== north ==
Design main, start of the top module:
module main(
    input clk,
    input rst,
    input btnl,
	 input btnd,
	 input btnr,
	 input btnp,
	 input [3:0] speed,
    output [7:0] led,
	 output [6:0] seg,
	 output [3:0] an
    );
Size in the first run: roughly 940 cells after synthesis, roughly 200 flip-flops, ~29 I/O pins, ~8500 µm² of cells after synthesis.
==> flow/config.mk <==
export PLATFORM = sky130hd
export DESIGN_NAME = main
export DESIGN_NICKNAME = main
export VERILOG_FILES = /design/flow/design.v
export SDC_FILE = /design/flow/constraint.sdc
export NUM_CORES = 4
export LEC_CHECK = 0
export CAP_MARGIN = 20
export CELL_PAD_IN_SITES_DETAIL_PLACEMENT = 0
export CORE_ASPECT_RATIO = 0.51
export CORE_MARGIN = 6
export CORE_UTILIZATION = 40
export CTS_CLUSTER_DIAMETER = 50
export CTS_CLUSTER_SIZE = 38
export GPL_ROUTABILITY_DRIVEN = 0
export MAX_ROUTING_LAYER = met5
export MIN_ROUTING_LAYER = met2
export PLACE_DENSITY_LB_ADDON = 0.26
export SLEW_MARGIN = 0
export TNS_END_PERCENT = 5
==> flow/constraint.sdc <==
create_clock -name core_clock -period 4.16 [get_ports {clk}]
set_input_delay 0.8320 -clock core_clock [delete_from_list [all_inputs] [get_ports {clk}]]
set_output_delay 0.8320 -clock core_clock [all_outputs]
set_load 0.01 [all_outputs]
run.sh (not shown) runs the stock make flow with config.mk's settings and CLKGATE_MAP_FILE=.
Nothing crashed in north and all stages finished; the problem is that the final layout failed, the offending checks being design-rule violations.
The inputs of south differ from those of north as listed below.
Settings: a deleted PLACE_DENSITY_LB_ADDON that had been 0.26; a change of CORE_MARGIN from 6 to 2; a deleted CELL_PAD_IN_SITES_DETAIL_PLACEMENT that had been 0; a deleted MIN_ROUTING_LAYER that had been met2; a deleted MAX_ROUTING_LAYER that had been met5; a deleted CTS_CLUSTER_SIZE that had been 38; a deleted TNS_END_PERCENT that had been 5; a deleted CTS_CLUSTER_DIAMETER that had been 50; a change of SLEW_MARGIN from 0 to 20; a deleted GPL_ROUTABILITY_DRIVEN that had been 0; a deleted CORE_ASPECT_RATIO that had been 0.51; a change of CORE_UTILIZATION from 40 to 30; a change of the clock period (ns, I/O delays scaled along) from 4.16 to 4.05.
==> comparison <==
- When the final numbers for south and north were put side by side, the logic depth of the worst path, buffers included turned out to be smaller in south.
- south ran to completion and came out clean on the timing, DRC and antenna checks.
- Compared with north, south shows a cell row count that is 24 higher.
- Power: south draws more than north
- south has shortest period the worst path allows below what north had.
- south vs north, endpoint of the worst setup timing path: comparador.cambio[2] vs led[4]
--- input diff south..east ---
Settings: ABC_AREA now 1, previously not set; CORE_UTILIZATION now 70, was 30; CTS_CLUSTER_SIZE now 90, previously not set; SETUP_SLACK_MARGIN now 0.6, previously not set; the clock period (ns, I/O delays scaled along) now 2.31, was 4.05.
==> comparison <==
- STATUS wire length: east loses against south
- Run comparison: south launching element of the worst setup path mocca.signal_state; east launching element of the worst setup path coffee.signal_state
- Side by side, worst-case headroom to the max-slew limit turned out lower in east than in south.
- On east: finished layout cell area is 220 µm² higher than what south gave.
- Diff south -> east: relative area of non-clock buffer cells in the final design picked up an extra 0.96 points; via count picked up an extra 1,081; number of buffer and inverter stages on the critical path picked up an extra 2; sequential cell count of the final layout neither gained nor lost much.
[inputs] west vs east
Settings: changing SETUP_SLACK_MARGIN from 0.6 to -0.19; removing CTS_CLUSTER_SIZE (formerly 90); changing CORE_UTILIZATION from 70 to 72; removing ABC_AREA (formerly 1); changing the clock period (ns, I/O delays scaled along) from 2.31 to 2.34.
==> comparison <==
- west: complete, dirty (negative setup slack)
- Chip area estimate from yosys synthesis ends up higher on east.
- Against east as the reference, west delivers a lower area fraction in compound gates.
- Going from east to west, signed area change from the synthesized netlist to the final layout went down, static leakage power went down 0.00042 µW, post-detailed-placement half-perimeter wirelength has increased, share of cell area taken by flip-flops and latches went up by 1.4 points.
## Diff of input files: middle against west
Settings: CTS_CLUSTER_SIZE newly set to 90; PLACE_DENSITY_LB_ADDON newly set to 0.08; ABC_AREA newly set to 1; SETUP_SLACK_MARGIN changed from -0.19 to 0.6; the clock period (ns, I/O delays scaled along) changed from 2.34 to 2.29.
--- outcome ---
- Via count of the first global-routing pass was higher in middle than in west.
- Route | middle vs west | wire longer in middle
- Measured against west, the number of inverters outside the clock class in the layout of middle comes out at 4.9 times the reference value.
- middle reached the end of the flow, and the finished layout is clean on the timing, DRC and antenna checks.
- Comparing west and middle, number of placement rows is higher on middle.
- Sort west and middle by worst setup slack, ascending, and west comes first.
- west has higher count of clock buffers in the final design than middle.
- In middle, the worst stage delay on the critical path came out 0.09 ns below the value in west.
- Delta (middle minus west): first-iteration DRC count +203; combinational group share of total power +0.5 points; minimum hold slack -0.051 ns.
Power is estimated from default activity; no workload was simulated.
